## design/flow/config.mk

```make
export PLATFORM = sky130hd
export DESIGN_NAME = NTT_8point
export DESIGN_NICKNAME = NTT_8point
export VERILOG_FILES = /design/flow/design.v
export SDC_FILE = /design/flow/constraint.sdc
export NUM_CORES = 4
export LEC_CHECK = 0
export ABC_AREA = 0
export CAP_MARGIN = 5
export CORE_MARGIN = 2
export CORE_UTILIZATION = 72
export CTS_CLUSTER_DIAMETER = 354
export CTS_CLUSTER_SIZE = 14
export HOLD_SLACK_MARGIN = 0.27
export PLACE_DENSITY = 0.36
export SLEW_MARGIN = 35
export TNS_END_PERCENT = 90
```

## design/flow/constraint.sdc

```tcl
create_clock -name core_clock -period 9.87 [get_ports {clock}]
set_input_delay 1.9740 -clock core_clock [delete_from_list [all_inputs] [get_ports {clock}]]
set_output_delay 1.9740 -clock core_clock [all_outputs]
set_load 0.01 [all_outputs]
```

## design/flow/design.v

```verilog
module modQ(clock, rst, start, inp, done, b_mod_out);
parameter n = 25;
input clock;
input rst;
input start;
input [n-1:0] inp;               
output reg done;
output reg [11:0] b_mod_out;
localparam [n-1:0] Q = 25'd3329;
reg busy;
reg [n-1:0] b;
wire [n-1:0] inp_capture = inp[n-1] == 1'b0 ? inp : ~inp + 1'b1;
reg  [4:0] r_shift;
reg  [9:0] temp_val;
always @(*)
begin
    if(inp_capture <= 25'd6912)
        begin r_shift = 5'd12; temp_val = 10'd2; end
    else if(inp_capture < 25'd51067)
        begin r_shift = 5'd13; temp_val = 10'd3; end
    else if(inp_capture < 25'd1025410)
        begin r_shift = 5'd14; temp_val = 10'd5; end
    else if(inp_capture < 25'd7575243)
        begin r_shift = 5'd15; temp_val = 10'd10; end
    else
        begin r_shift = 5'd19; temp_val = 10'd158; end
end
wire [n-1:0] s_val = (inp_capture >> r_shift) * temp_val;
wire [n-1:0] sQ    = s_val * Q;
wire [n-1:0] b_val = inp[n-1] == 1'b1 ? inp + sQ : inp - sQ;
always @(posedge clock)
begin
    if(rst)
        begin
        busy <= 1'b0;
        done <= 1'b0;
        end
    else
        begin
        done <= 1'b0;
        if(start)
            begin
            b <= b_val;
            busy <= 1'b1;
            end
        else if(busy)
            begin
            if(b[n-1])
                b <= b + Q;
            else if(b >= Q)
                b <= b - Q;
            else
                begin
                b_mod_out <= b[11:0];
                busy <= 1'b0;
                done <= 1'b1;
                end
            end
        end
end
endmodule
module jmod(clock, rst, start, j, t, jmod_out, ack);
parameter n = 4;
input clock;
input rst;
input start;
input [n:0] j;
input [n:0] t;
output reg [n:0] jmod_out;
output reg ack;
reg busy;
reg [n:0] w3;    
always @(posedge clock)
begin
    if(rst)
        begin
        busy <= 1'b0;
        ack <= 1'b0;
        end
    else
        begin
        ack <= 1'b0;
        if(start)
            begin
            w3 <= j - t;
            busy <= 1'b1;
            end
        else if(busy)
            begin
            if(w3[n])
                begin
                jmod_out <= w3 + t;
                busy <= 1'b0;
                ack <= 1'b1;
                end
            else
                w3 <= w3 - t;
            end
        end
end
endmodule
module index_GEN(j, t, i, jmod, tprev, index1, index2);
input [4:0] j;
input [4:0] t;
input [4:0] i;
input [4:0] jmod;
input [4:0] tprev;
output [4:0] index1;
output [4:0] index2;
wire [4:0] w1 = t - j;
wire w5 = w1[3] | ~(|w1);
wire w8 = |(i - 5'd2);
wire [4:0] w10 = w8 ? (jmod + tprev) : (j * 2);
assign index1 = w5 ? w10 : j;
assign index2 = index1 + t;
endmodule
module TW_gen(clock, rst, start, j, i, N, tw_ack, TW_out);
input clock;
input rst;
input start;
input [4:0] j;
input [4:0] i;
input [4:0] N;
output tw_ack;
output [11:0] TW_out;
wire [4:0] sel;
wire sel_ack;
wire [4:0] w1 = j << i;
wire [4:0] w2 = N >> i;
jmod REDC(clock, rst, start, w1, w2, sel, sel_ack);
reg g_busy;
reg g_done;
reg [4:0] count;
reg [15:0] G;
always @(posedge clock)
begin
    if(rst)
        begin
        g_busy <= 1'b0;
        g_done <= 1'b0;
        end
    else
        begin
        g_done <= 1'b0;
        if(sel_ack)
            begin
            G <= 16'd1;
            count <= sel;
            g_busy <= 1'b1;
            end
        else if(g_busy)
            begin
            if(count == 5'd0)
                begin
                g_busy <= 1'b0;
                g_done <= 1'b1;
                end
            else
                begin
                G <= (G << 5) + (G << 3);    
                count <= count - 1'b1;
                end
            end
        end
end
modQ MOD1(clock, rst, g_done, {9'b0, G}, tw_ack, TW_out);
endmodule
module BUFunit(clock, rst, start, u_inp, v_inp, tw_inp, x1_out, x2_out, ack);
parameter n = 25;
input clock;
input rst;
input start;
input [11:0] u_inp;
input [11:0] v_inp;
input [11:0] tw_inp;
output [11:0] x1_out;
output [11:0] x2_out;
output ack;
reg [n-1:0] w1, w3;
reg go;
reg busy, have1, have2;
wire d1, d2;
wire [n-1:0] w2 = {13'b0, u_inp} - {13'b0, v_inp};
always @(posedge clock)
begin
    if(start)
        begin
        w1 <= {13'b0, u_inp} + {13'b0, v_inp};
        w3 <= w2 * {13'b0, tw_inp};
        end
end
modQ MOD1(clock, rst, go, w1, d1, x1_out);
modQ MOD2(clock, rst, go, w3, d2, x2_out);
assign ack = busy & (have1 | d1) & (have2 | d2);
always @(posedge clock)
begin
    if(rst)
        begin
        go <= 1'b0;
        busy <= 1'b0;
        have1 <= 1'b0;
        have2 <= 1'b0;
        end
    else
        begin
        go <= start;
        if(go)
            begin
            busy <= 1'b1;
            have1 <= 1'b0;
            have2 <= 1'b0;
            end
        else if(ack)
            busy <= 1'b0;
        else
            begin
            if(d1) have1 <= 1'b1;
            if(d2) have2 <= 1'b1;
            end
        end
end
endmodule
module dualPortMemory(clock, load, load_data, rd_en, wr_en, addr1, addr2,
                      data_in1, data_in2, data_out1, data_out2, mem_flat);
input clock;
input load;
input [95:0] load_data;
input rd_en;
input wr_en;
input [2:0] addr1;
input [2:0] addr2;
input [11:0] data_in1;
input [11:0] data_in2;
output reg [11:0] data_out1;
output reg [11:0] data_out2;
output [95:0] mem_flat;
reg [11:0] NTT_RAM [0:7];
genvar g;
generate
    for(g = 0; g < 8; g = g + 1)
    begin : flat
        assign mem_flat[12*g +: 12] = NTT_RAM[g];
    end
endgenerate
integer k;
always @(posedge clock)
begin
    if(load)
        begin
        for(k = 0; k < 8; k = k + 1)
            NTT_RAM[k] <= load_data[12*k +: 12];
        end
    else if(wr_en)
        begin
        NTT_RAM[addr1] <= data_in1;
        NTT_RAM[addr2] <= data_in2;
        end
    if(rd_en)
        begin
        data_out1 <= NTT_RAM[addr1];
        data_out2 <= NTT_RAM[addr2];
        end
end
endmodule
module NTT_Controller(clock, rst, in_valid, in_ready, out_valid, load,
                      i, j, N, t, tprev, start1, idx_ack, start2, tw_ack,
                      start3, buf_ack, rd_en, wr_en);
parameter n = 5;
input clock;
input rst;
input in_valid;
output in_ready;
output out_valid;
output load;
output reg [n-1:0] i;
output reg [n-1:0] j;
output [n-1:0] N;
output reg [n-1:0] t;
output reg [n-1:0] tprev;
output start1;
input idx_ack;
output start2;
input tw_ack;
output start3;
input buf_ack;
output rd_en;
output wr_en;
localparam S_IDLE  = 4'b0000;
localparam S_STAGE = 4'b1001;
localparam S_BFLY  = 4'b0001;
localparam S_IDX   = 4'b0010;
localparam S_READ  = 4'b0011;
localparam S_TW    = 4'b0100;
localparam S_BUF   = 4'b0101;
localparam S_WRITE = 4'b0110;
localparam S_NEXT  = 4'b1000;
localparam S_DONE  = 4'b1010;
reg [3:0] state;
assign N         = 5'd8;
assign in_ready  = (state == S_IDLE) | (state == S_DONE);
assign out_valid = (state == S_DONE);
assign load      = in_ready & in_valid;
assign start1    = (state == S_BFLY) & (j < 5'd4);
assign rd_en     = (state == S_READ);
assign start2    = (state == S_READ);
assign start3    = (state == S_TW) & tw_ack;
assign wr_en     = (state == S_WRITE);
always @(posedge clock)
begin
    if(rst)
        state <= S_IDLE;
    else
        case(state)
        S_IDLE, S_DONE:
            if(in_valid)
                begin
                i <= 5'd0;
                j <= 5'd0;
                t <= 5'd4;
                tprev <= 5'd0;
                state <= S_STAGE;
                end
            else
                state <= S_IDLE;
        S_STAGE:
            if(i < 5'd3)
                state <= S_BFLY;
            else
                state <= S_DONE;
        S_BFLY:
            if(j < 5'd4)
                state <= S_IDX;
            else
                state <= S_NEXT;
        S_IDX:
            if(idx_ack)
                state <= S_READ;
        S_READ:
            state <= S_TW;
        S_TW:
            if(tw_ack)
                state <= S_BUF;
        S_BUF:
            if(buf_ack)
                state <= S_WRITE;
        S_WRITE:
            begin
            j <= j + 1'b1;
            state <= S_BFLY;
            end
        S_NEXT:
            begin
            tprev <= t;
            t <= t >> 1;
            i <= i + 1'b1;
            j <= 5'd0;
            state <= S_STAGE;
            end
        default:
            state <= S_IDLE;
        endcase
end
endmodule
module NTT_8point(clock, rst, in_valid, in_ready, x_in, out_valid, y_out);
input clock;
input rst;
input in_valid;
output in_ready;
input [95:0] x_in;
output out_valid;
output [95:0] y_out;
wire [4:0] i, j, N, t, tprev;
wire load, start1, start2, start3, rd_en, wr_en;
wire idx_ack, tw_ack, buf_ack;
wire [4:0] jmod_out, index1, index2;
wire [11:0] u_inp, v_inp, TW_out, x1_out, x2_out;
wire [95:0] mem_flat;
NTT_Controller CON1(clock, rst, in_valid, in_ready, out_valid, load,
                    i, j, N, t, tprev, start1, idx_ack, start2, tw_ack,
                    start3, buf_ack, rd_en, wr_en);
jmod JMOD1(clock, rst, start1, j, t, jmod_out, idx_ack);
index_GEN BUFINDEX1(j, t, i, jmod_out, tprev, index1, index2);
dualPortMemory MEM1(clock, load, x_in, rd_en, wr_en, index1[2:0], index2[2:0],
                    x1_out, x2_out, u_inp, v_inp, mem_flat);
TW_gen TWIDDLE1(clock, rst, start2, j, i, N, tw_ack, TW_out);
BUFunit BUF1(clock, rst, start3, u_inp, v_inp, TW_out, x1_out, x2_out, buf_ack);
assign y_out[12*0 +: 12] = mem_flat[12*0 +: 12];
assign y_out[12*1 +: 12] = mem_flat[12*4 +: 12];
assign y_out[12*2 +: 12] = mem_flat[12*2 +: 12];
assign y_out[12*3 +: 12] = mem_flat[12*6 +: 12];
assign y_out[12*4 +: 12] = mem_flat[12*1 +: 12];
assign y_out[12*5 +: 12] = mem_flat[12*5 +: 12];
assign y_out[12*6 +: 12] = mem_flat[12*3 +: 12];
assign y_out[12*7 +: 12] = mem_flat[12*7 +: 12];
endmodule
```

## design/flow/run.sh

```bash
#!/bin/bash
# the make line also repeats each setting of config.mk as NAME=value (left out here)
make -C /OpenROAD-flow-scripts/flow DESIGN_CONFIG=/design/flow/config.mk WORK_HOME=/design/flow/orfs CLKGATE_MAP_FILE= finish
```

==> results_dict.tcl, run 1 <==
# place-and-route summary
set metrics [dict create \
    top_cell "inv_1" \
    cp.depth 47 \
    max_cap_viol_count 0 \
    post-route-min-period_ns 11.72 \
    worst_clock_skew_ns 0.0193 \
    fin_nets 5141 \
    rsz0062_at_grt "true" \
    clockBufferDepth 3 \
    io-pin-count 197 \
    worst_path_dominant_cell_family "adder cells" \
    cp_max_fo 8 \
    xor_share_pct 7.49 \
    path_clk_slew_ns 0.07 \
    critPathKind "flop to flop" \
    rrSetupSlack_ns -1.85 \
    io_buffers 196 \
    clock-sinks 342 \
    slew_headroom_pct 43.7 \
    largest_area_cell "edfxtp_1" \
    async_reset_ff_share_pct 0 \
    core_um2 51500 \
    dpl_cell_area_um2 42500 \
    avgSynthCellArea_um2 9.39 \
    ctsHoldBuffers 0 \
    holdPathEnd "CON1.state[8]" \
    ys.flop_type "edfxtp_1" \
    dr.pass1.iters 6 \
    tightestPinTransition_ns 0.838 \
    fp-row-count 83 \
    setup_viol 12 \
    insertion_delay_ns 0.60 \
    die_h_um 233 \
    synth.cellmix.simpleShare_pct 13.9 \
    slew_violations 0 \
    max_freq_mhz 85.3 \
    startpoint "BUF1.w3[1]" \
    clockRootBuffer "clkbuf_16" \
    yosys_warnings 6 \
    drc_errors 0 \
    cts_tree "built" \
    wl_um 105000 \
    ys_sh_adder_pct 26.1 \
    numCtsBuffers 28 \
    critPathRequiredTime_ns 10.21 \
    nFillCells 2933 \
    reg2reg_to "BUF1.MOD2.b[24]" \
    ys_ff 342 \
    failed_checks "setup timing" \
    critPathLaunchType "flop" \
    crit_buf_inv 5 \
    final_area_um2 44100 \
    grt_max_degree 55 \
    fp-utilization_pct 73.1 \
    vias_per_cell 6.18 \
    synth_seq_share_pct 26.6 \
    critical_path.endpoint_type "flop" \
    critPathSlowestCell "fa_1" \
    status "failed layout checks" \
    top_logic_kind "adder cells" \
    grtUsageTotal_pct 37.7 \
    ant_nets 0 \
    drt_iter0_markers 2893 \
    die_x_um 233 \
    area_growth_pct 17.2 \
    grt_pass1_wl_um 162000 \
    netlist_instances 4010 \
    top_cell_area_share_pct 25.2 \
    num_vias 31700 \
    r2r_start "BUF1.w3[1]" \
    period_used_pct 119 \
    fin_tns_setup_ns -12.25 \
    muxShareOfSynthArea_pct 6.45 \
    hold_class "flop to flop" \
    die-area_um2 54100 \
    yosys-top-cells-area "edfxtp_1 25%, fa_1 15%, ha_1 11%" \
    post_drt_wl_per_cell_um 20.6 \
    grt_pass1_vias 31900 \
    globalplace.congestion 0.945 \
    max_stage_delay_ns 0.57 \
    hpwlAfterDp_um 78100 \
    setup.worst_path.end "BUF1.MOD2.b[24]" \
    antenna_found_initial 3 \
    reg2regPathDepth 47 \
    common_cells "502 x inv_1, 364 x nand2_1, 345 x ha_1" \
    hold_start "CON1.state[8]" \
    yosys_cells 4010 \
    hold_violations 0 \
    ys_sh_aoi_pct 12.2 \
    min_path_cells 2 \
    ys_chip_area_um2 37700 \
    gr-total-overflow 0 \
    htree_num_levels 1 \
    synth_cell_types 102 \
    cp.arrival_ns 12.06 \
    setup_ws_ns -1.85 \
    edf_count 316 \
    warnings 76 \
    syn_area_um2 37700 \
]
-- metal layers --
metal	track usage, %	wire [µm]	vias to the layer above
met5	0	13	-
met4	21.3	7190	2
met3	5.66	8350	418
met2	64.7	51700	1593
met1	45.4	38200	15200
li1	-	-	14500
-- stage by stage --
stage | hold WS (ns) | setup slack [ns] | cells | utilization [%]
CTS | 0.456 | -1.20 | 5110 | 84.8
finish | 0.457 | -1.85 | 5125 | 85.7
detailed placement | 0.446 | -1.37 | 5046 | 82.5
floorplan | 0.405 | -1.37 | 4109 | -
global route | 0.486 | -2.23 | 5124 | 85.7
global placement | 0.414 | -1.15 | 5046 | 82.5
-- cell type report --
type	instances	area [µm²]	area share [%]
multi-input cells	3048	26300	59.6
flip-flops and latches	342	10000	22.7
repair buffers	499	4260	9.65
inverters	503	1890	4.28
well taps	680	851	1.93
clock buffers	49	779	1.77
clock inverters	2	38.8	0.0879
diodes	2	5.00	0.0113
-- what timing repair did --
item | in CTS | in global routing
pin swaps | 21 | 33
endpoints found under the setup margin | 11 | 13
hold endpoints to repair | 0 | 0
gates resized | 45 | 53
setup buffers | 13 | 13
==> run 2: changes to the inputs <==
- ABC_AREA: 0 -> unset
- CAP_MARGIN: 5 -> 20
- CORE_UTILIZATION: 72 -> 71
- CTS_CLUSTER_DIAMETER: 354 -> unset
- CTS_CLUSTER_SIZE: 14 -> 40
- HOLD_SLACK_MARGIN: 0.27 -> unset
- PLACE_DENSITY: 0.36 -> unset
- SETUP_SLACK_MARGIN: unset -> -0.84
- SLEW_MARGIN: 35 -> 20
- TNS_END_PERCENT: 90 -> unset
- clock period: 9.87 -> 8.88 ns (I/O delays scaled with it)
==> run 2 against run 1 <==
- still fails the layout checks on setup timing
- final cell count increased by 1.7%
- via count rose by 2.5%
- register-to-register slack got worse by 1.2 ns
- count of clock-buffer cells in the layout grew 4
- worst hold slack got worse by 0.027 ns
- first-iteration DRC count down 6.6%
- sequential share of layout area down 0.52 points
- critical path type unchanged
- critical endpoint is now BUF1.MOD2.b[23]
- highest routed layer unchanged
==> results_dict.tcl, run 2 <==
# place-and-route summary
set metrics [dict create \
    grt_pass1_vias 32100 \
    clockBufferDepth 3 \
    top_cell "inv_1" \
    die_h_um 234 \
    crit_path_frequent_cell "buf_4" \
    dr.pass1.iters 6 \
    xor_share_pct 7.49 \
    clock-sinks 342 \
    rrSetupSlack_ns -3.03 \
    path_clk_slew_ns 0.07 \
    antenna_found_initial 6 \
    critPathKind "flop to flop" \
    ant_nets 0 \
    worst_path_dominant_cell_family "adder cells" \
    holdPathEnd "CON1.state[9]" \
    drc_errors 0 \
    hold_start "JMOD1.ack" \
    logic_area_um2 26400 \
    globalplace.congestion 0.949 \
    max_cap_viol_count 0 \
    warnings 76 \
    ys.flop_type "edfxtp_1" \
    r2r_start "BUF1.w3[1]" \
    grt_pass1_wl_um 164000 \
    hpwlAfterDp_um 77600 \
    rsz0062_at_grt "true" \
    crit_buf_inv 15 \
    io_buffers 196 \
    drt_iter0_markers 2703 \
    cp.depth 53 \
    synth.cellmix.simpleShare_pct 13.9 \
    ctsHoldBuffers 0 \
    num_vias 32500 \
    common_cells "502 x inv_1, 364 x nand2_1, 345 x ha_1" \
    fp-utilization_pct 71.7 \
    edf_count 316 \
    yosys_cells 4010 \
    fp-row-count 84 \
    status "failed layout checks" \
    final_core_util_pct 86.0 \
    htree_num_levels 2 \
    worst_clock_skew_ns 0.0256 \
    failed_checks "setup timing" \
    critPathRequiredTime_ns 9.19 \
    period_used_pct 134 \
    largest_area_cell "edfxtp_1" \
    die_x_um 234 \
    top_logic_kind "adder cells" \
    cp.arrival_ns 12.22 \
    ys_chip_area_um2 37700 \
    vias_per_cell 6.23 \
    grtUsageTotal_pct 38.1 \
    syn_area_um2 37700 \
    max_freq_mhz 83.9 \
    post-route-min-period_ns 11.91 \
    place_worst_setup_slack_ns -2.54 \
    top_cell_area_share_pct 25.2 \
    numCtsBuffers 39 \
    max_stage_delay_ns 0.57 \
    startpoint "BUF1.w3[1]" \
    setup_viol 15 \
    hold_violations 0 \
    ys_sh_adder_pct 26.1 \
    setup.worst_path.end "BUF1.MOD2.b[23]" \
    min_path_cells 2 \
    critPathLaunchType "flop" \
    yosys-top-cells-area "edfxtp_1 25%, fa_1 15%, ha_1 11%" \
    synth_seq_share_pct 26.6 \
    die-area_um2 54900 \
    critical_path.endpoint_type "flop" \
    cp_max_fo 10 \
    slew_violations 0 \
    nFillCells 2942 \
    final-seq-area_um2 10000 \
    io-pin-count 197 \
    critPathSlowestCell "nand2b_1" \
    grt_max_degree 65 \
    area_growth_pct 20.0 \
    fin_nets 5213 \
    synth_cell_types 102 \
    gr-total-overflow 0 \
    tightestPinTransition_ns 1.03 \
    setup_ws_ns -3.03 \
    reg2regPathDepth 53 \
    insertion_delay_ns 0.59 \
    avgSynthCellArea_um2 9.39 \
    yosys_warnings 6 \
    clockRootBuffer "clkbuf_16" \
    wl_um 110000 \
    ys_sh_aoi_pct 12.2 \
    post_drt_wl_per_cell_um 21.2 \
    ys_ff 342 \
    muxShareOfSynthArea_pct 6.45 \
    fin_tns_setup_ns -30.57 \
    core_um2 52600 \
    netlist_instances 4010 \
    hold_class "flop to flop" \
    async_reset_ff_share_pct 0 \
    reg2reg_to "BUF1.MOD2.b[23]" \
    slew_headroom_pct 31.2 \
    cts_tree "built" \
]
## run 2: metrics by stage
| step | hold slack [ns] | cells | instance area, µm² |
|---|---|---|---|
| 6_report | 0.430 | 5211 | 45200 |
| 5_1_grt | 0.436 | 5211 | 45200 |
| 4_1_cts | 0.435 | 5199 | 44800 |
| 3_5_place_dp | 0.424 | 5104 | 42900 |
| 3_3_place_gp | 0.415 | 5104 | 42900 |
| 2_1_floorplan | 0.405 | 4109 | 38400 |
## run 2: metal layers
metal	wire, µm	up-vias	track usage, %
met4	7610	6	21.5
met5	40	-	0
met1	40000	15600	45.7
li1	-	14600	-
met3	9880	507	6.41
met2	53000	1781	65.1
## run 2: timing repair
action	4_1_cts	5_1_grt
pin swaps	50	83
setup endpoints to repair	11	14
resized	79	70
buffers inserted	27	14
## run 2: cell type report
cell class | count | area share [%]
clock buffers | 53 | 2.39
multi-input cells | 3048 | 58.5
well taps | 688 | 1.91
flip-flops and latches | 342 | 22.2
clock inverters | 16 | 0.391
diodes | 1 | 0.00554
repair buffers | 560 | 10.5
inverters | 503 | 4.19
==> run 3: changes to the inputs <==
- ABC_AREA: unset -> 1
- CORE_UTILIZATION: 71 -> 64
- CTS_CLUSTER_SIZE: 40 -> unset
- SETUP_SLACK_MARGIN: -0.84 -> unset
- clock period: 8.88 -> 14.1 ns (I/O delays scaled with it)
==> run 3 against run 2 <==
- now clean on timing, DRC and antenna
- via count fell by 0.67%
- first-iteration DRC count fell by 4.6%
- worst setup slack better by 5.4 ns
- register-to-register slack improved by 5.4 ns
- synthesized cell count up 16%
- count of clock-buffer cells in the layout decreased by 4
- fmax grew 1.6%
- worst hold slack gained 0.0060 ns
- critical path type unchanged
- critical endpoint unchanged
==> results_dict.tcl, run 3 <==
# place-and-route summary
set metrics [dict create \
    setup_ws_ns 2.38 \
    xor_share_pct 4.94 \
    top_cell "nand2_1" \
    common_cells "795 x nand2_1, 762 x inv_1, 481 x nor2_1" \
    fin_nets 5572 \
    min_path_cells 2 \
    rsz0062_at_grt "false" \
    holdPathEnd "CON1.state[9]" \
    fin_tns_setup_ns 0 \
    hold_violations 0 \
    insertion_delay_ns 0.57 \
    clockBufferDepth 3 \
    area_growth_pct 11.1 \
    clock-sinks 342 \
    rrSetupSlack_ns 2.38 \
    numCtsBuffers 39 \
    syn_area_um2 37600 \
    yosys_cells 4642 \
    hold_start "JMOD1.ack" \
    clockRootBuffer "clkbuf_16" \
    critPathSlowestCell "inv_1" \
    drc_errors 0 \
    post_drt_wl_per_cell_um 18.3 \
    place_worst_setup_slack_ns 2.49 \
    wl_um 103000 \
    final_area_um2 41700 \
    die-area_um2 60600 \
    status "no timing/DRC/antenna violations" \
    yosys-top-cells-area "edfxtp_1 25%, fa_1 15%, ha_1 11%" \
    tightestPinTransition_ns 1.05 \
    cts_setup_buffers 0 \
    fp-utilization_pct 65.0 \
    dr.pass1.iters 6 \
    ys_ff 342 \
    grt_max_degree 75 \
    reg2reg_to "BUF1.MOD2.b[23]" \
    r2r_start "BUF1.w3[24]" \
    die_x_um 246 \
    cp.depth 57 \
    yosys_warnings 6 \
    crit_path_frequent_cell "nand2_1" \
    cp_max_fo 43 \
    worst_path_dominant_cell_family "adder cells" \
    grt_pass1_wl_um 162000 \
    top_cell_area_share_pct 25.3 \
    avgSynthCellArea_um2 8.09 \
    path_clk_slew_ns 0.06 \
    grt_pass1_vias 30900 \
    ys_chip_area_um2 37600 \
    hpwlAfterDp_um 81800 \
    htree_num_levels 2 \
    critPathLaunchType "flop" \
    worst_clock_skew_ns 0.0221 \
    ys.flop_type "edfxtp_1" \
    critPathRequiredTime_ns 14.43 \
    die_h_um 246 \
    fp-row-count 88 \
    largest_area_cell "edfxtp_1" \
    ant_nets 0 \
    dpl_cell_area_um2 40400 \
    warnings 73 \
    io-pin-count 197 \
    ctsHoldBuffers 0 \
    setup.worst_path.end "BUF1.MOD2.b[23]" \
    gr-total-overflow 0 \
    startpoint "BUF1.w3[24]" \
    post-route-min-period_ns 11.72 \
    edf_count 316 \
    slew_violations 0 \
    reg2regPathDepth 57 \
    io_buffers 196 \
    slew_headroom_pct 30.1 \
    ctsResizeCount 0 \
    critical_path.endpoint_type "flop" \
    drt_iter0_markers 2578 \
    whs_ns 0.436 \
    max_stage_delay_ns 0.60 \
    critPathKind "flop to flop" \
    num_antenna_cells 0 \
    muxShareOfSynthArea_pct 0.640 \
    synth.cellmix.simpleShare_pct 19.8 \
    vias_per_cell 5.71 \
    num_vias 32300 \
    synth_seq_share_pct 26.7 \
    cp.arrival_ns 12.06 \
    ys_sh_adder_pct 26.2 \
    netlist_instances 4642 \
    core_um2 57800 \
    max_freq_mhz 85.3 \
    period_used_pct 83.1 \
    globalplace.congestion 1.02 \
    setup_viol 0 \
    async_reset_ff_share_pct 0 \
    grtUsageTotal_pct 34.1 \
    cts_tree "built" \
    synth_cell_types 69 \
    max_cap_viol_count 0 \
    ys_sh_aoi_pct 12.0 \
    crit_buf_inv 10 \
    antenna_found_initial 0 \
    hold_class "flop to flop" \
    top_logic_kind "adder cells" \
]
-- run 3: area by class of cell --
class / instances / area [µm²]
repair buffers: 224 / 2170
clock buffers: 49 / 1040
flip-flops and latches: 342 / 10000
multi-input cells: 3447 / 24300
well taps: 765 / 957
fillers: 4684 / 16100
clock inverters: 19 / 262
inverters: 799 / 3000
-- run 3: routing by layer --
layer	track usage [%]	share of wire, %	up-vias
li1	-	-	15500
met1	43.4	40	15100
met2	56.7	47	1322
met3	5.13	7.4	301
met4	17.3	5.8	0
met5	0	0	-
-- run 3: through the flow --
stage,instances,utilization (%)
after floorplan,4741,-
after global placement,5575,69.9
after detailed placement,5576,69.9
after CTS,5644,72.1
after global routing,5645,72.2
final,5645,72.2
==> run 4: changes to the inputs <==
- ABC_AREA: 1 -> unset
- CELL_PAD_IN_SITES_DETAIL_PLACEMENT: unset -> 2
- CELL_PAD_IN_SITES_GLOBAL_PLACEMENT: unset -> 3
- CORE_ASPECT_RATIO: unset -> 1.51
- CORE_UTILIZATION: 64 -> 40
- MIN_ROUTING_LAYER: unset -> met2
- SETUP_SLACK_MARGIN: unset -> 2.29
- clock period: 14.1 -> 12.0 ns (I/O delays scaled with it)
==> run 4 against run 3 <==
- the layout now fails its checks (setup timing)
- die size up 59%
- synthesized cell count down 14%
- final cell count down 0.11%
- critical path depth down 4
- critical path type unchanged
==> results_dict.tcl, run 4 <==
# place-and-route summary
set metrics [dict create \
    status "failed layout checks" \
    failed_checks "setup timing" \
    yosys_warnings 6 \
    num_vias 43300 \
    worst_clock_skew_ns 0.0332 \
    placed_cells 5450 \
    clock-sinks 342 \
    reg2reg_to "BUF1.MOD2.b[24]" \
    grtUsageTotal_pct 44.7 \
    ys_sh_aoi_pct 12.2 \
    dpl_cell_area_um2 41900 \
    max_stage_delay_ns 0.61 \
    insertion_delay_ns 0.62 \
    synth.cellmix.simpleShare_pct 13.9 \
    path_clk_slew_ns 0.07 \
    fp-utilization_pct 40.2 \
    yosys-top-cells-area "edfxtp_1 25%, fa_1 15%, ha_1 11%" \
    max_freq_mhz 81.0 \
    die-area_um2 96700 \
    slew_violations 0 \
    hold_start "JMOD1.ack" \
    clockRootBuffer "clkbuf_16" \
    grt_max_degree 54 \
    largest_area_cell "edfxtp_1" \
    rsz0062_at_grt "true" \
    wl_met1_um 0 \
    xor_share_pct 7.49 \
    die_x_um 254 \
    ys_chip_area_um2 37700 \
    critPathLaunchType "flop" \
    top_cell_area_share_pct 25.2 \
    edf_count 316 \
    fp-row-count 138 \
    place_worst_setup_slack_ns -0.163 \
    critPathKind "flop to flop" \
    drt_iter0_markers 7948 \
    globalplace.congestion 1.08 \
    async_reset_ff_share_pct 0 \
    worst_path_dominant_cell_family "adder cells" \
    setup_ws_ns -0.349 \
    core_um2 93600 \
    holdPathEnd "CON1.state[9]" \
    critPathSlowestCell "a2111oi_0" \
    cp.arrival_ns 12.69 \
    ctsHoldBuffers 0 \
    syn_area_um2 37700 \
    met3_length_um 48000 \
    tightestPinTransition_ns 1.12 \
    min_path_cells 2 \
    common_cells "502 x inv_1, 364 x nand2_1, 345 x ha_1" \
    top_logic_kind "adder cells" \
    met2_length_um 82800 \
    cp.depth 53 \
    critPathRequiredTime_ns 12.34 \
    r2r_start "BUF1.w3[4]" \
    avgSynthCellArea_um2 9.39 \
    grt_pass1_vias 50300 \
    crit_buf_inv 11 \
    die_h_um 381 \
    ant_nets 0 \
    fin_nets 5058 \
    cts_tree "built" \
    synth_cell_types 102 \
    synth_seq_share_pct 26.6 \
    slew_headroom_pct 25.3 \
    final_core_util_pct 48.5 \
    numCtsBuffers 39 \
    htree_num_levels 2 \
    clockBufferDepth 3 \
    ys.flop_type "edfxtp_1" \
    io-pin-count 197 \
    gr-total-overflow 0 \
    antenna_found_initial 2 \
    hold_violations 0 \
    drc_errors 0 \
    area_growth_pct 20.6 \
    post-route-min-period_ns 12.35 \
    dr.pass1.iters 8 \
    netlist_instances 4010 \
    max_cap_viol_count 0 \
    muxShareOfSynthArea_pct 6.45 \
    grt_pass1_wl_um 218000 \
    yosys_cells 4010 \
    top_cell "inv_1" \
    ys_ff 342 \
    vias_per_cell 7.67 \
    whs_ns 0.439 \
    startpoint "BUF1.w3[4]" \
    critical_path.endpoint_type "flop" \
    final_area_um2 45400 \
    rrSetupSlack_ns -0.35 \
    post_drt_wl_per_cell_um 26.8 \
    setup_viol 3 \
    ys_sh_adder_pct 26.1 \
    hpwlAfterDp_um 109000 \
    reg2regPathDepth 53 \
    warnings 76 \
    setup.worst_path.end "BUF1.MOD2.b[24]" \
    highest_layer "met5" \
    cp_max_fo 11 \
    period_used_pct 103 \
    fin_tns_setup_ns -0.749 \
    hold_class "flop to flop" \
    stdcell_count 5639 \
    io_buffers 196 \
    wl_um 151000 \
]
run 4: layout make-up:
type	count	area, µm²
sequential	342	10000
antenna	9	22.5
multi-input combinational	3048	26900
fill	10100	48200
clock buffer	41	993
inverter	503	1890
tap	1260	1580
clock inverter	31	347
timing repair buffer	405	3670
run 4: what timing repair did:
item | 4_1_cts | 5_1_grt
setup buffers | 69 | 36
pin swaps | 80 | 74
gates resized | 124 | 102
setup endpoints to repair | 14 | 16
gates cloned | 1 | 0
run 4: per-layer routing:
metal	vias to the layer above	global-route usage (%)
met5	-	2.96
met4	8	16.8
met3	1458	45.6
met2	12800	61.1
met1	14800	-
li1	14200	-
==> run 5: changes to the inputs <==
- CELL_PAD_IN_SITES_DETAIL_PLACEMENT: 2 -> unset
- CELL_PAD_IN_SITES_GLOBAL_PLACEMENT: 3 -> unset
- CORE_ASPECT_RATIO: 1.51 -> unset
- CORE_UTILIZATION: 40 -> 44
- MIN_ROUTING_LAYER: met2 -> unset
- SETUP_SLACK_MARGIN: 2.29 -> unset
- clock period: 12.0 -> 7.26 ns (I/O delays scaled with it)
==> run 5 against run 4 <==
- still fails the layout checks on setup timing
- cell area rose by 4.8%
- fmax is 11% higher
- sequential share of layout area decreased by 1.0 points
- worst setup slack got worse by 3.5 ns
- wire length decreased by 31%
- synthesized area is the same
- critical path depth decreased by 6
- clock skew down 0.011 ns
- non-clock buffer count up 280
- die size fell by 9.0%
- critical path type unchanged
- critical endpoint unchanged
- largest cell class unchanged
- highest routed layer is now met4
==> results_dict.tcl, run 5 <==
# place-and-route summary
set metrics [dict create \
    muxShareOfSynthArea_pct 6.45 \
    r2r_start "BUF1.w3[1]" \
    synth_seq_share_pct 26.6 \
    path_clk_slew_ns 0.07 \
    rrSetupSlack_ns -3.85 \
    io_buffers 196 \
    worst_clock_skew_ns 0.0225 \
    fp-row-count 107 \
    largest_area_cell "edfxtp_1" \
    crit_buf_inv 9 \
    grt_pass1_vias 30700 \
    area_growth_pct 26.4 \
    warnings 74 \
    die_x_um 297 \
    crit_path_frequent_cell "fa_1" \
    cp.depth 47 \
    status "failed layout checks" \
    fin_nets 5338 \
    ys_sh_aoi_pct 12.2 \
    min_path_cells 2 \
    place_worst_setup_slack_ns -4.08 \
    max_stage_delay_ns 0.58 \
    max_freq_mhz 90.0 \
    cp_max_fo 4 \
    die-area_um2 87900 \
    hold_violations 0 \
    top_logic_kind "adder cells" \
    drt_iter0_markers 1672 \
    post_drt_wl_per_cell_um 18.0 \
    yosys_warnings 6 \
    cp.arrival_ns 11.42 \
    common_cells "502 x inv_1, 364 x nand2_1, 345 x ha_1" \
    gr-total-overflow 0 \
    clockRootBuffer "clkbuf_16" \
    wl_um 104000 \
    yosys-top-cells-area "edfxtp_1 25%, fa_1 15%, ha_1 11%" \
    yosys_cells 4010 \
    failed_checks "setup timing" \
    syn_area_um2 37700 \
    hold_class "flop to flop" \
    cts_tree "built" \
    grt_pass1_wl_um 165000 \
    rsz0062_at_grt "true" \
    tightestPinTransition_ns 1.06 \
    worst_path_dominant_cell_family "adder cells" \
    hold_start "JMOD1.ack" \
    critPathSlowestCell "fa_1" \
    top_cell "inv_1" \
    critPathKind "flop to flop" \
    slew_violations 0 \
    num_vias 30600 \
    setup_viol 19 \
    holdPathEnd "CON1.state[9]" \
    io-pin-count 197 \
    core_um2 85000 \
    ant_nets 0 \
    antenna_found_initial 0 \
    async_reset_ff_share_pct 0 \
    ys_ff 342 \
    htree_num_levels 2 \
    whs_ns 0.407 \
    slew_headroom_pct 29.5 \
    critical_path.endpoint_type "flop" \
    clockBufferDepth 3 \
    clock-sinks 342 \
    reg2reg_to "BUF1.MOD2.b[24]" \
    ys.flop_type "edfxtp_1" \
    top_cell_area_share_pct 25.2 \
    synth_cell_types 102 \
    drc_errors 0 \
    avgSynthCellArea_um2 9.39 \
    setup_ws_ns -3.85 \
    numCtsBuffers 39 \
    insertion_delay_ns 0.58 \
    grtUsageTotal_pct 23.6 \
    globalplace.congestion 0.891 \
    post-route-min-period_ns 11.11 \
    die_h_um 297 \
    max_cap_viol_count 0 \
    ys_chip_area_um2 37700 \
    dpl_cell_area_um2 44200 \
    critPathLaunchType "flop" \
    dr.pass1.iters 7 \
    edf_count 316 \
    fp-utilization_pct 44.3 \
    setup.worst_path.end "BUF1.MOD2.b[24]" \
    vias_per_cell 5.29 \
    grt_max_degree 51 \
    ys_sh_adder_pct 26.1 \
    hpwlAfterDp_um 80200 \
    xor_share_pct 7.49 \
    reg2regPathDepth 47 \
    period_used_pct 153 \
    startpoint "BUF1.w3[1]" \
    critPathRequiredTime_ns 7.57 \
    netlist_instances 4010 \
    synth.cellmix.simpleShare_pct 13.9 \
    final_area_um2 47600 \
]
==> run 5: repair_timing <==
item	in CTS	in global routing
gates resized	129	172
hold buffers	0	0
pin swaps	102	136
setup buffers	46	32
cloned	1	0
endpoints found under the setup margin	23	31
hold endpoints to repair	0	0
==> run 5: final cells by class <==
| class | count | area (µm²) |
|---|---|---|
| Tap cell | 1144 | 1430 |
| Inverter | 503 | 1890 |
| Fill cell | 7494 | 37400 |
| Timing Repair Buffer | 685 | 5840 |
| Multi-Input combinational cell | 3048 | 27100 |
| Sequential cell | 342 | 10000 |
| Antenna cell | 1 | 2.50 |
| Clock inverter | 18 | 269 |
| Clock buffer | 53 | 1070 |
==> run 5: per-layer routing <==
metal  GRT usage [%]  part of all wire (%)  routed length, µm  up-vias
li1                -                     -                  -    14900
met1            30.1                    42              43800    14900
met2            41.6                    50              52400      720
met3            2.24                   3.9               4100      189
met4            8.14                   3.7               3830        0
met5               0                     0                  0        -
==> run 5: stage by stage <==
stage,instances,TNS [ns],util (%)
detailed placement,5649,-50.09,52.0
CTS,5764,-47.49,54.8
floorplan,4109,-40.49,-
finish,5794,-45.77,56.0
global route,5793,-54.20,56.0
global placement,5649,-48.11,52.0
==> run 6: changes to the inputs <==
- CORE_UTILIZATION: 44 -> 71
- CTS_CLUSTER_SIZE: unset -> 40
- PLACE_DENSITY_LB_ADDON: unset -> 0.0
- SETUP_SLACK_MARGIN: unset -> 3.28
- TNS_END_PERCENT: unset -> 5
- clock period: 7.26 -> 11.3 ns (I/O delays scaled with it)
==> run 6 against run 5 <==
- the layout still fails its checks (setup timing)
- critical path depth is 1 lower
- critical endpoint unchanged
- fmax decreased by 2.0%
- sequential share of layout area grew 2.0 points
- non-clock buffer count is 322 lower
- global-route usage up 13 points
- synthesized cell count unchanged
- worst hold slack better by 0.035 ns
==> results_dict.tcl, run 6 <==
# place-and-route summary
set metrics [dict create \
    ys_ff 342 \
    whs_ns 0.443 \
    wl_um 100000 \
    holdPathEnd "CON1.state[9]" \
    io-pin-count 197 \
    slew_violations 0 \
    tightestPinTransition_ns 1.04 \
    warnings 74 \
    failed_checks "setup timing" \
    final_area_um2 43500 \
    yosys_warnings 6 \
    dr.pass1.iters 6 \
    path_clk_slew_ns 0.07 \
    max_stage_delay_ns 0.60 \
    reg2reg_to "BUF1.MOD2.b[24]" \
    grtUsageTotal_pct 36.1 \
    rsz0062_at_grt "true" \
    cts_tree "built" \
    gr-usage-met3_pct 5.89 \
    netlist_instances 4010 \
    core_um2 52600 \
    post-route-min-period_ns 11.33 \
    post_drt_wl_per_cell_um 20.0 \
    slew_headroom_pct 30.4 \
    synth_seq_share_pct 26.6 \
    busiest_layer "met2" \
    critPathKind "flop to flop" \
    grt_pass1_wl_um 157000 \
    drc_errors 0 \
    setup_ws_ns -0.0340 \
    fp-utilization_pct 71.7 \
    common_cells "502 x inv_1, 364 x nand2_1, 345 x ha_1" \
    edf_count 316 \
    vias_per_cell 6.17 \
    top_cell "inv_1" \
    hold_violations 0 \
    clock-sinks 342 \
    critical_path.endpoint_type "flop" \
    startpoint "BUF1.w3[5]" \
    critPathLaunchType "flop" \
    num_vias 31000 \
    status "failed layout checks" \
    io_buffers 196 \
    grt_pass1_vias 30200 \
    area_growth_pct 15.5 \
    cp_max_fo 8 \
    die_h_um 234 \
    yosys-top-cells-area "edfxtp_1 25%, fa_1 15%, ha_1 11%" \
    placed_cells 4901 \
    muxShareOfSynthArea_pct 6.45 \
    critPathRequiredTime_ns 11.59 \
    syn_area_um2 37700 \
    antenna_found_initial 3 \
    numCtsBuffers 39 \
    worst_clock_skew_ns 0.0216 \
    place_worst_setup_slack_ns -0.260 \
    grt_max_degree 71 \
    cp.arrival_ns 11.62 \
    grt_util_met2_pct 60.7 \
    clockRootBuffer "clkbuf_16" \
    synth_cell_types 102 \
    ant_nets 0 \
    gr-total-overflow 0 \
    globalplace.congestion 0.959 \
    insertion_delay_ns 0.57 \
    crit_buf_inv 7 \
    ys.flop_type "edfxtp_1" \
    die_x_um 234 \
    fp-row-count 84 \
    grt.met1_usage_pct 45.7 \
    drt_iter0_markers 3210 \
    hpwlAfterDp_um 74900 \
    hold_class "flop to flop" \
    top_logic_kind "adder cells" \
    synth.cellmix.simpleShare_pct 13.9 \
    rrSetupSlack_ns -0.03 \
    hold_start "JMOD1.ack" \
    critPathSlowestCell "fa_2" \
    die-area_um2 54900 \
    async_reset_ff_share_pct 0 \
    ys_sh_adder_pct 26.1 \
    avgSynthCellArea_um2 9.39 \
    ys_chip_area_um2 37700 \
    max_freq_mhz 88.2 \
    cp.depth 46 \
    r2r_start "BUF1.w3[5]" \
    reg2regPathDepth 46 \
    max_cap_viol_count 0 \
    yosys_cells 4010 \
    dpl_cell_area_um2 41300 \
    min_path_cells 2 \
    ys_sh_aoi_pct 12.2 \
    clockBufferDepth 3 \
    setup_viol 2 \
    nFillCells 3200 \
    top_cell_area_share_pct 25.2 \
    xor_share_pct 7.49 \
    stdcell_count 5019 \
    htree_num_levels 2 \
    worst_path_dominant_cell_family "adder cells" \
    setup.worst_path.end "BUF1.MOD2.b[24]" \
    fin_nets 5016 \
    largest_area_cell "edfxtp_1" \
    period_used_pct 100 \
]
[run 6: area by class of cell]
type / count / area, µm² / share of cell area, %
inverters: 503 / 1890 / 4.35
multi-input cells: 3048 / 26200 / 60.2
diodes: 3 / 7.51 / 0.0173
repair buffers: 363 / 3260 / 7.51
well taps: 688 / 861 / 1.98
clock buffers: 55 / 1120 / 2.57
clock inverters: 17 / 155 / 0.357
flip-flops and latches: 342 / 10000 / 23.0
[run 6: layer usage]
layer / vias up / share of wire [%] / wire length, µm
li1: 14200 / - / -
met1: 15000 / 39 / 38600
met2: 1433 / 49 / 48700
met3: 326 / 7.7 / 7710
met4: 0 / 5.2 / 5250
met5: - / 0 / 0
[run 6: stage by stage]
step,utilization [%],TNS (ns)
floorplan,-,0
global placement,78.7,0
detailed placement,78.7,-0.322
CTS,81.9,0
global route,82.8,-1.05
finish,82.8,-0.0462
[run 6: repair_timing]
action                                 CTS  global route
buffers inserted                        24            17
pin swaps                               49            58
setup endpoints to repair               19            29
hold buffers                             0             0
resized                                 35            54
endpoints found under the hold margin    0             0
==> run 7: changes to the inputs <==
- ABC_AREA: unset -> 0
- CAP_MARGIN: 20 -> 0
- CORE_UTILIZATION: 71 -> 66
- CTS_CLUSTER_DIAMETER: unset -> 43
- CTS_CLUSTER_SIZE: 40 -> 90
- HOLD_SLACK_MARGIN: unset -> -0.1
- PLACE_DENSITY_LB_ADDON: 0.0 -> unset
- SETUP_SLACK_MARGIN: 3.28 -> 1.08
- SLEW_MARGIN: 20 -> 35
- TNS_END_PERCENT: 5 -> 90
- clock period: 11.3 -> 6.96 ns (I/O delays scaled with it)
==> run 7 against run 6 <==
- still fails the layout checks on setup timing
- wire length is 18% higher
- sequential cell count stayed put
- worst hold slack better by 0.014 ns
- synthesized cell count stayed put
- critical endpoint unchanged
- sequential share of layout area is 2.4 points lower
- register-to-register slack worse by 4.4 ns
==> results_dict.tcl, run 7 <==
# place-and-route summary
set metrics [dict create \
    period_used_pct 164 \
    top_logic_kind "adder cells" \
    drc_errors 0 \
    ys_sh_adder_pct 26.1 \
    final_core_util_pct 86.0 \
    post_drt_wl_per_cell_um 21.8 \
    worst_clock_skew_ns 0.0599 \
    io_buffers 196 \
    synth.cellmix.simpleShare_pct 13.9 \
    max_stage_delay_ns 0.54 \
    xor_share_pct 7.49 \
    top_cell "inv_1" \
    hold_class "flop to flop" \
    setup_viol 26 \
    die-area_um2 59000 \
    crit_buf_inv 12 \
    critPathRequiredTime_ns 7.30 \
    ys_ff 342 \
    r2r_start "BUF1.w3[1]" \
    failed_checks "setup timing" \
    worst_path_dominant_cell_family "adder cells" \
    antenna_found_initial 1 \
    dr.pass1.iters 6 \
    hold_start "CON1.state[8]" \
    clock-sinks 342 \
    num_vias 33400 \
    grt_pass1_wl_um 173000 \
    drt_iter0_markers 3519 \
    die_x_um 243 \
    hpwlAfterDp_um 79000 \
    startpoint "BUF1.w3[1]" \
    hold_violations 0 \
    synth_cell_types 102 \
    cts_tree "built" \
    post-route-min-period_ns 11.40 \
    edf_count 316 \
    setup_ws_ns -4.44 \
    critPathSlowestCell "fa_1" \
    yosys_cells 4010 \
    stdcell_count 5422 \
    max_freq_mhz 87.7 \
    netlist_instances 4010 \
    rsz0062_at_grt "true" \
    final-seq-area_um2 10000 \
    place_worst_setup_slack_ns -4.37 \
    synth_seq_share_pct 26.6 \
    reg2reg_to "BUF1.MOD2.b[24]" \
    status "failed layout checks" \
    insertion_delay_ns 0.63 \
    critPathKind "flop to flop" \
    slew_headroom_pct 34.1 \
    cp.arrival_ns 11.74 \
    largest_area_cell "edfxtp_1" \
    critPathLaunchType "flop" \
    reg2regPathDepth 55 \
    numCtsBuffers 50 \
    ys.flop_type "edfxtp_1" \
    gr-total-overflow 0 \
    ctsHoldBuffers 0 \
    grt_pass1_vias 33200 \
    max_cap_viol_count 0 \
    async_reset_ff_share_pct 0 \
    critical_path.endpoint_type "flop" \
    clockRootBuffer "clkbuf_16" \
    holdPathEnd "CON1.state[8]" \
    vias_per_cell 6.16 \
    ys_chip_area_um2 37700 \
    cp.depth 55 \
    path_clk_slew_ns 0.06 \
    muxShareOfSynthArea_pct 6.45 \
    grtUsageTotal_pct 36.6 \
    grt_max_degree 87 \
    ant_nets 0 \
    min_path_cells 2 \
    syn_area_um2 37700 \
    globalplace.congestion 0.981 \
    yosys_warnings 6 \
    fp-row-count 87 \
    htree_num_levels 2 \
    fin_nets 5342 \
    avgSynthCellArea_um2 9.39 \
    top_cell_area_share_pct 25.2 \
    die_h_um 243 \
    setup.worst_path.end "BUF1.MOD2.b[24]" \
    cp_max_fo 6 \
    clockBufferDepth 3 \
    area_growth_pct 28.8 \
    yosys-top-cells-area "edfxtp_1 25%, fa_1 15%, ha_1 11%" \
    logic_area_um2 28000 \
    tightestPinTransition_ns 0.963 \
    slew_violations 0 \
    warnings 76 \
    placed_cells 5192 \
    common_cells "502 x inv_1, 364 x nand2_1, 345 x ha_1" \
    rrSetupSlack_ns -4.44 \
    wl_um 118000 \
    nFillCells 3020 \
    ys_sh_aoi_pct 12.2 \
    fp-utilization_pct 66.8 \
    io-pin-count 197 \
    core_um2 56400 \
]
==> run 7: layout make-up <==
| class | count | area share, % |
|---|---|---|
| multi-input combinational | 3048 | 57.7 |
| sequential | 342 | 20.6 |
| timing repair buffer | 678 | 12.3 |
| inverter | 503 | 3.93 |
| clock buffer | 57 | 2.72 |
| tap | 756 | 1.95 |
| clock inverter | 37 | 0.784 |
| antenna | 1 | 0.00516 |
==> run 7: timing repair <==
action                                  4_1_cts  5_1_grt
endpoints found under the setup margin       48       52
pin swaps                                   165      175
gates cloned                                  1        0
gates resized                               199      234
buffers inserted                             79       54
==> run 7: routing by layer <==
layer,part of all wire [%],up-vias,GRT usage (%)
met4,5.7,2,14.9
met2,50,1831,63.8
met3,8.1,460,5.43
met1,37,16300,45.5
li1,-,14900,-
met5,0.013,-,0
==> run 7: per-stage QoR <==
| step | hold WS, ns | instance area, µm² | setup TNS (ns) |
|---|---|---|---|
| 6_report | 0.457 | 48500 | -55.90 |
| 2_1_floorplan | 0.405 | 38800 | -46.01 |
| 3_5_place_dp | 0.416 | 43600 | -55.20 |
| 5_1_grt | 0.500 | 48500 | -65.17 |
| 3_3_place_gp | 0.412 | 43500 | -51.76 |
| 4_1_cts | 0.457 | 47000 | -49.45 |
==> run 8: changes to the inputs <==
- ABC_AREA: 0 -> 1
- CAP_MARGIN: 0 -> 20
- CORE_UTILIZATION: 66 -> 72
- CTS_CLUSTER_DIAMETER: 43 -> unset
- CTS_CLUSTER_SIZE: 90 -> 42
- HOLD_SLACK_MARGIN: -0.1 -> unset
- PLACE_DENSITY: unset -> 0.64
- SETUP_SLACK_MARGIN: 1.08 -> 1.27
- SLEW_MARGIN: 35 -> 20
- TNS_END_PERCENT: 90 -> unset
- clock period: 6.96 -> 5.16 ns (I/O delays scaled with it)
==> run 8 against run 7 <==
- the flow now stops in 5_1_grt
- synthesized area decreased by 0.27%
- die size shrank 8.4%
- synthesized cell count up 16%
==> results_dict.tcl, run 8 <==
# flow metrics
set metrics [dict create \
    status "stopped before the end" \
    lastStage "5_1_grt" \
    error "[ERROR GRT-0116] Global routing finished with congestion. Check the congestion regions in the DRC Viewer." \
    ys_chip_area_um2 37600 \
    ys.flop_type "edfxtp_1" \
    die_x_um 232 \
    yosys_warnings 6 \
    synth_cell_types 69 \
    globalplace.congestion 1.03 \
    yosys-top-cells-area "edfxtp_1 25%, fa_1 15%, ha_1 11%" \
    grtUsageTotal_pct 95.6 \
    die-area_um2 54000 \
    place_worst_setup_slack_ns -5.37 \
    ys_ff 342 \
    hpwlAfterDp_um 104000 \
    syn_area_um2 37600 \
    largest_area_cell "edfxtp_1" \
    top_cell "nand2_1" \
    muxShareOfSynthArea_pct 0.640 \
    avgSynthCellArea_um2 8.09 \
    fp-row-count 83 \
    core_um2 51400 \
    yosys_cells 4642 \
    async_reset_ff_share_pct 0 \
    htree_num_levels 2 \
    io-pin-count 197 \
    ys_sh_adder_pct 26.2 \
    edf_count 316 \
    clock-sinks 342 \
    clockRootBuffer "clkbuf_16" \
    netlist_instances 4642 \
    die_h_um 232 \
    synth.cellmix.simpleShare_pct 19.8 \
    ys_sh_aoi_pct 12.0 \
    common_cells "795 x nand2_1, 762 x inv_1, 481 x nor2_1" \
    gr-total-overflow 2164 \
    numCtsBuffers 38 \
    synth_seq_share_pct 26.7 \
    ctsHoldBuffers 0 \
    top_logic_kind "adder cells" \
    xor_share_pct 4.94 \
    fp-utilization_pct 73.1 \
    top_cell_area_share_pct 25.3 \
    io_buffers 196 \
    clockBufferDepth 3 \
]
run 8: timing repair:
action,CTS
resized,396
buffers inserted,106
pin swaps,293
cloned,0
setup endpoints to repair,276
run 8: metal layers:
layer | global-route usage [%] | GRT overflow
met1 | 88.9 | 85
met2 | 112 | 1383
met3 | 83.3 | 88
met4 | 105 | 604
met5 | 62.5 | 4
run 8: per-stage QoR:
stage                     std cells  instance area, µm²
after floorplan                4741               39500
after global placement         5985               45600
after detailed placement       5985               45600
after CTS                      6161               49400
==> run 9: changes to the inputs <==
- ABC_AREA: 1 -> unset
- CORE_UTILIZATION: 72 -> 71
- CTS_CLUSTER_SIZE: 42 -> 40
- PLACE_DENSITY: 0.64 -> unset
- PLACE_DENSITY_LB_ADDON: unset -> 0.0
- SETUP_SLACK_MARGIN: 1.27 -> 2.27
- clock period: 5.16 -> 7.86 ns (I/O delays scaled with it)
==> run 9 against run 8 <==
- now fails the layout checks on setup timing
- die size up 1.7%
- synthesized area grew 0.27%
- synthesized cell count down 14%
==> results_dict.tcl, run 9 <==
# place-and-route summary
set metrics [dict create \
    status "failed layout checks" \
    failed_checks "setup timing" \
    netlist_instances 4010 \
    dpl_cell_area_um2 43400 \
    nFillCells 2110 \
    htree_num_levels 2 \
    ys.flop_type "edfxtp_1" \
    max_freq_mhz 75.9 \
    max_cap_viol_count 0 \
    vias_per_cell 6.86 \
    critical_path.endpoint_type "flop" \
    r2r_start "BUF1.w3[1]" \
    max_stage_delay_ns 0.88 \
    clockRootBuffer "clkbuf_16" \
    startpoint "BUF1.w3[1]" \
    avgSynthCellArea_um2 9.39 \
    drc_errors 0 \
    crit_buf_inv 9 \
    gr-total-overflow 0 \
    edf_count 316 \
    synth_seq_share_pct 26.6 \
    period_used_pct 168 \
    final_area_um2 47800 \
    fp-row-count 84 \
    grt_pass1_wl_um 179000 \
    grt_max_degree 88 \
    num_vias 36500 \
    critPathKind "flop to flop" \
    io_buffers 196 \
    ys_ff 342 \
    async_reset_ff_share_pct 0 \
    cp.depth 50 \
    cp.arrival_ns 13.49 \
    largest_area_cell "edfxtp_1" \
    logic_area_um2 28100 \
    critPathSlowestCell "fa_1" \
    ys_chip_area_um2 37700 \
    grtUsageTotal_pct 41.9 \
    worst_clock_skew_ns 0.0266 \
    hold_class "flop to flop" \
    yosys-top-cells-area "edfxtp_1 25%, fa_1 15%, ha_1 11%" \
    setup_ws_ns -5.32 \
    slew_violations 0 \
    fp-utilization_pct 71.7 \
    clockBufferDepth 3 \
    rrSetupSlack_ns -5.32 \
    clock-sinks 342 \
    critPathLaunchType "flop" \
    syn_area_um2 37700 \
    hold_violations 0 \
    numCtsBuffers 39 \
    die-area_um2 54900 \
    post-route-min-period_ns 13.18 \
    holdPathEnd "CON1.state[8]" \
    die_h_um 234 \
    post_drt_wl_per_cell_um 27.1 \
    tightestPinTransition_ns 1.17 \
    reg2regPathDepth 50 \
    ant_nets 0 \
    muxShareOfSynthArea_pct 6.45 \
    synth_cell_types 102 \
    io-pin-count 197 \
    fin_nets 5310 \
    path_clk_slew_ns 0.07 \
    final_core_util_pct 91.0 \
    die_x_um 234 \
    synth.cellmix.simpleShare_pct 13.9 \
    critPathRequiredTime_ns 8.18 \
    yosys_warnings 6 \
    hpwlAfterDp_um 80900 \
    final-seq-area_um2 10000 \
    drt_iter0_markers 5438 \
    xor_share_pct 7.49 \
    cts_tree "built" \
    top_cell "inv_1" \
    setup_viol 20 \
    warnings 74 \
    wl_um 144000 \
    top_cell_area_share_pct 25.2 \
    area_growth_pct 27.0 \
    slew_headroom_pct 21.8 \
    min_path_cells 2 \
    cp_max_fo 5 \
    common_cells "502 x inv_1, 364 x nand2_1, 345 x ha_1" \
    antenna_found_initial 14 \
    hold_start "CON1.state[8]" \
    insertion_delay_ns 0.61 \
    dr.pass1.iters 10 \
    reg2reg_to "BUF1.MOD2.b[24]" \
    worst_path_dominant_cell_family "adder cells" \
    top_logic_kind "adder cells" \
    ys_sh_adder_pct 26.1 \
    yosys_cells 4010 \
    grt_pass1_vias 33900 \
    core_um2 52600 \
    rsz0062_at_grt "true" \
    globalplace.congestion 1.02 \
    setup.worst_path.end "BUF1.MOD2.b[24]" \
    ys_sh_aoi_pct 12.2 \
]
[run 9: what timing repair did]
action	4_1_cts	5_1_grt
setup endpoints to repair	188	167
cloned	0	0
gates resized	176	256
hold buffers	0	0
buffers inserted	80	57
pin swaps	169	198
[run 9: layer usage]
| layer | wire, µm | up-vias | track usage, % |
|---|---|---|---|
| met4 | 15100 | 24 | 25.5 |
| li1 | - | 14800 | - |
| met5 | 613 | - | 0 |
| met2 | 64300 | 3383 | 70.4 |
| met1 | 44700 | 17000 | 49.4 |
| met3 | 19600 | 1274 | 8.60 |
[run 9: metrics by stage]
stage	cells	worst slack [ns]	hold slack [ns]	TNS, ns
after global routing	5313	-5.51	0.482	-68.04
final	5315	-5.32	0.485	-63.66
after global placement	5101	-3.25	0.412	-35.41
after CTS	5251	-3.31	0.448	-36.52
after detailed placement	5101	-3.59	0.434	-39.97
after floorplan	4109	-3.38	0.405	-30.48
[run 9: cell type report]
class,count,area share (%)
tap,688,1.80
antenna,7,0.0366
timing repair buffer,657,12.0
multi-input combinational,3048,58.8
sequential,342,20.9
clock buffer,44,2.08
inverter,503,3.99
clock inverter,26,0.445
==> run 10: changes to the inputs <==
- ABC_AREA: unset -> 1
- CAP_MARGIN: 20 -> 10
- CORE_UTILIZATION: 71 -> 72
- CTS_CLUSTER_SIZE: 40 -> 73
- HOLD_SLACK_MARGIN: unset -> -0.08
- MAX_ROUTING_LAYER: unset -> met4
- PLACE_DENSITY_LB_ADDON: 0.0 -> unset
- SETUP_SLACK_MARGIN: 2.27 -> 1.34
- SLEW_MARGIN: 20 -> 5
- clock period: 7.86 -> 9.63 ns (I/O delays scaled with it)
==> run 10 against run 9 <==
- the run now fails in 5_1_grt
- die size shrank 1.6%
- synthesized area shrank 0.27%
- synthesized cell count is 16% higher
==> results_dict.tcl, run 10 <==
# flow metrics
set metrics [dict create \
    synth_cell_types 69 \
    clockRootBuffer "clkbuf_16" \
    top_cell_area_share_pct 25.3 \
    fp-utilization_pct 73.1 \
    muxShareOfSynthArea_pct 0.640 \
    die_h_um 232 \
    ctsHoldBuffers 0 \
    async_reset_ff_share_pct 0 \
    numCtsBuffers 38 \
    common_cells "795 x nand2_1, 762 x inv_1, 481 x nor2_1" \
    die-area_um2 54000 \
    status "stopped before the end" \
    ys_sh_adder_pct 26.2 \
    xor_share_pct 4.94 \
    die_x_um 232 \
    io-pin-count 197 \
    ys_chip_area_um2 37600 \
    htree_num_levels 2 \
    globalplace.congestion 1.05 \
    clock-sinks 342 \
    top_cell "nand2_1" \
    syn_area_um2 37600 \
    netlist_instances 4642 \
    io_buffers 196 \
    yosys_warnings 6 \
    ys_ff 342 \
    synth.cellmix.simpleShare_pct 19.8 \
    ys_sh_aoi_pct 12.0 \
    fp-row-count 83 \
    lastStage "5_1_grt" \
    yosys-top-cells-area "edfxtp_1 25%, fa_1 15%, ha_1 11%" \
    hpwlAfterDp_um 87600 \
    dpl_cell_area_um2 42300 \
    yosys_cells 4642 \
    synth_seq_share_pct 26.7 \
    place_worst_setup_slack_ns -0.649 \
    ys.flop_type "edfxtp_1" \
    core_um2 51400 \
    edf_count 316 \
    top_logic_kind "adder cells" \
    clockBufferDepth 3 \
    avgSynthCellArea_um2 8.09 \
    largest_area_cell "edfxtp_1" \
]
[run 10: metrics by stage]
step | TNS, ns | std cells
4_1_cts | -0.223 | 5789
3_5_place_dp | -3.16 | 5685
3_3_place_gp | -0.392 | 5685
2_1_floorplan | 0 | 4741
[run 10: what timing repair did]
| action | in CTS |
|---|---|
| gates resized | 137 |
| setup endpoints to repair | 15 |
| gates cloned | 1 |
| setup buffers | 33 |
| pin swaps | 96 |
